==> yarrow: inputs <==
Design cpu, start of the top module:
module cpu 
	(output wire [7:0] address,
	 output wire [7:0] to_memory,
	 output wire write,
	 input wire [7:0] from_memory, 
     input wire clk, reset);
Settings: LEC_CHECK=0, ABC_AREA=0, CAP_MARGIN=30, CELL_PAD_IN_SITES_DETAIL_PLACEMENT=1, CELL_PAD_IN_SITES_GLOBAL_PLACEMENT=0, CORE_ASPECT_RATIO=0.98, CORE_MARGIN=2, CORE_UTILIZATION=34, CTS_CLUSTER_DIAMETER=368, PLACE_DENSITY=0.37, SETUP_SLACK_MARGIN=0.91, SLEW_MARGIN=20, TNS_END_PERCENT=70; clock period 8.85 ns.
run.sh (not shown) runs the stock make flow with config.mk's settings and CLKGATE_MAP_FILE=.
==> inputs of fjord, as changes to yarrow <==
ABC_AREA = unset   (was 0)
CAP_MARGIN = 20   (was 30)
CELL_PAD_IN_SITES_DETAIL_PLACEMENT = unset   (was 1)
CELL_PAD_IN_SITES_GLOBAL_PLACEMENT = unset   (was 0)
CORE_ASPECT_RATIO = unset   (was 0.98)
CORE_UTILIZATION = 47   (was 34)
CTS_CLUSTER_DIAMETER = 339   (was 368)
CTS_CLUSTER_SIZE = 98   (was unset)
PLACE_DENSITY = 0.39   (was 0.37)
SETUP_SLACK_MARGIN = unset   (was 0.91)
SLEW_MARGIN = 15   (was 20)
TNS_END_PERCENT = unset   (was 70)
==> flow/constraint.sdc (replaced) <==
create_clock -name core_clock -period 8.0 [get_ports {clk}]
set_input_delay 1.6000 -clock core_clock [delete_from_list [all_inputs] [get_ports {clk}]]
set_output_delay 1.6000 -clock core_clock [all_outputs]
set_load 0.01 [all_outputs]
==> inputs of cedar, as changes to yarrow <==
ABC_AREA = 1   (was 0)
CAP_MARGIN = 20   (was 30)
CELL_PAD_IN_SITES_DETAIL_PLACEMENT = unset   (was 1)
CELL_PAD_IN_SITES_GLOBAL_PLACEMENT = unset   (was 0)
CORE_ASPECT_RATIO = 0.92   (was 0.98)
CORE_UTILIZATION = 72   (was 34)
CTS_CLUSTER_DIAMETER = unset   (was 368)
CTS_CLUSTER_SIZE = 15   (was unset)
PLACE_DENSITY = 0.41   (was 0.37)
SETUP_SLACK_MARGIN = 0.79   (was 0.91)
TNS_END_PERCENT = unset   (was 70)
==> flow/constraint.sdc (replaced) <==
create_clock -name core_clock -period 3.06 [get_ports {clk}]
set_input_delay 0.6120 -clock core_clock [delete_from_list [all_inputs] [get_ports {clk}]]
set_output_delay 0.6120 -clock core_clock [all_outputs]
set_load 0.01 [all_outputs]
==> results.ini <==
[run_status]
status=no timing/DRC/antenna violations

[power_and_ir_drop]
p_switching_w=0.00193
p_int_w=0.00144
pwr-share-comb=0.743

[finish]
nNonClkInverters=36
flop_area_um2=1280

[worst_setup_path]
crit_path_end_kind=output port
r2r_slack_ps=4060
worstPathCellList=ha_1 -> nand2b_1 -> or4_1 -> and2_1 -> a21oi_1 -> a2bb2oi_1 -> inv_1 -> clkdlybuf4s50_1
path_depth=8

[logic_synthesis]
synth-simple-area-share=0.255
ys_seq_share=0.206

[run]
warning_count=53

[placement]
pre_cts_slack_ps=2980

[detailed_routing]
routed-wl-met2_um=10300

[clock_network]
clk_pin_slew_worst_paths_ps=70

the above is filed under fjord

==> results.ini <==
[detailed_routing]
routed-wl-met2_um=13000

[worst_setup_path]
worstPathCellList=inv_1 -> ha_1 -> o21bai_1 -> a211oi_1 -> o211a_1 -> nand2_1 -> o21ai_0 -> clkdlybuf4s50_1

[finish]
flop_area_um2=1280
nNonClkInverters=36

[run]
warning_count=53

[placement]
pre_cts_slack_ps=3780

[logic_synthesis]
synth-simple-area-share=0.255
ys_seq_share=0.206

[run_status]
status=no timing/DRC/antenna violations

the above is filed under yarrow

==> results.ini <==
[logic_synthesis]
ys_seq_share=0.215
adder_share=0.0870
synth-simple-area-share=0.423
synth_area_um2=5920
ys_sh_mux=0

[die]
die_width_um=98.6

[placement]
pre_cts_slack_ps=102

[run_status]
firstError=[ERROR GRT-0232] Routing congestion too high. Check the congestion heatmap in the GUI.
status=did not finish
stop_stage=global routing (5_1_grt)

the above is filed under cedar


========
==> inputs of juniper <==
Starting RTL as in the previous note.
make LEC_CHECK=0 ABC_AREA=1 CAP_MARGIN=20 CORE_ASPECT_RATIO=0.92 CORE_MARGIN=2 CORE_UTILIZATION=72 CTS_CLUSTER_SIZE=15 PLACE_DENSITY=0.65 SETUP_SLACK_MARGIN=0.26 SLEW_MARGIN=20 finish   # period 3.06 ns
==> inputs of xenon, as changes to juniper <==
- ABC_AREA: 1 -> default
- CORE_ASPECT_RATIO: 0.92 -> default
- CORE_UTILIZATION: 72 -> 63
- CTS_CLUSTER_SIZE: 15 -> 42
- PLACE_DENSITY: 0.65 -> default
- SETUP_SLACK_MARGIN: 0.26 -> default
==> flow/constraint.sdc (replaced) <==
create_clock -name core_clock -period 2.84 [get_ports {clk}]
set_input_delay 0.5680 -clock core_clock [delete_from_list [all_inputs] [get_ports {clk}]]
set_output_delay 0.5680 -clock core_clock [all_outputs]
set_load 0.01 [all_outputs]
==> inputs of tundra, as changes to juniper <==
- CELL_PAD_IN_SITES_DETAIL_PLACEMENT: default -> 0
- CORE_ASPECT_RATIO: 0.92 -> 0.83
- CTS_CLUSTER_DIAMETER: default -> 339
- MIN_ROUTING_LAYER: default -> met1
- PLACE_DENSITY: 0.65 -> 0.35
- SETUP_SLACK_MARGIN: 0.26 -> 0.76
==> flow/constraint.sdc (replaced) <==
create_clock -name core_clock -period 3.09 [get_ports {clk}]
set_input_delay 0.6180 -clock core_clock [delete_from_list [all_inputs] [get_ports {clk}]]
set_output_delay 0.6180 -clock core_clock [all_outputs]
set_load 0.01 [all_outputs]
==> inputs of ember, as changes to juniper <==
- ABC_AREA: 1 -> default
- CORE_ASPECT_RATIO: 0.92 -> default
- CORE_UTILIZATION: 72 -> 40
- CTS_CLUSTER_SIZE: 15 -> default
- PLACE_DENSITY: 0.65 -> default
- SETUP_SLACK_MARGIN: 0.26 -> default
==> flow/constraint.sdc (replaced) <==
create_clock -name core_clock -period 8.0 [get_ports {clk}]
set_input_delay 1.6000 -clock core_clock [delete_from_list [all_inputs] [get_ports {clk}]]
set_output_delay 1.6000 -clock core_clock [all_outputs]
set_load 0.01 [all_outputs]
==> qor.txt <==
Status: failed layout checks
SO Viols: negative setup slack
Vias: 7754
Final Worst Setup Slack: -0.009283 ns
Wl on met1: 7.955 mm
CTS tree: done
RSZ-0062 raised after global routing: yes
Final setup viols: 1
Gate Area: 4194 µm²
The numbers above come from juniper.

==> qor.txt <==
CTS tree: done
Tcrit/Tclk final: 0.6772
Dpl hpwl: 17.12 mm
First-pass GRT wire length: 35.79 mm
Final setup viols: 0
Wl on met1: 9.651 mm
Status: finished clean
RSZ-0062 raised after global routing: no
Vias: 6608
Inverters excl. clock: 36
The numbers above come from ember.

==> qor.txt <==
Status: stopped before the end
Halt Stage: global routing (5_1_grt)
Error msg: [ERROR GRT-0232] Routing congestion too high. Check the congestion heatmap in the GUI.
FP Util: 0.6416
Main flop type after synthesis: dfrtp_1
Post-Synth Adder-Cell Area: 0.08335
Number of enable flip-flop cells: 0
The numbers above come from xenon.

==> qor.txt <==
Status: stopped before the end
Halt Stage: global routing (5_1_grt)
Error msg: [ERROR GRT-0232] Routing congestion too high. Check the congestion heatmap in the GUI.
Unique cell types: 46
Post-synth net total: 993
Post-synth top area cell: dfrtp_1
Post-CTS resize count: 132
CTS sink cnt: 51
Top Ports: 27
Post-cts hold-fix buffer tally: 0
The numbers above come from tundra.

Power figures rest on the tool's default switching activity, not on a simulated workload.
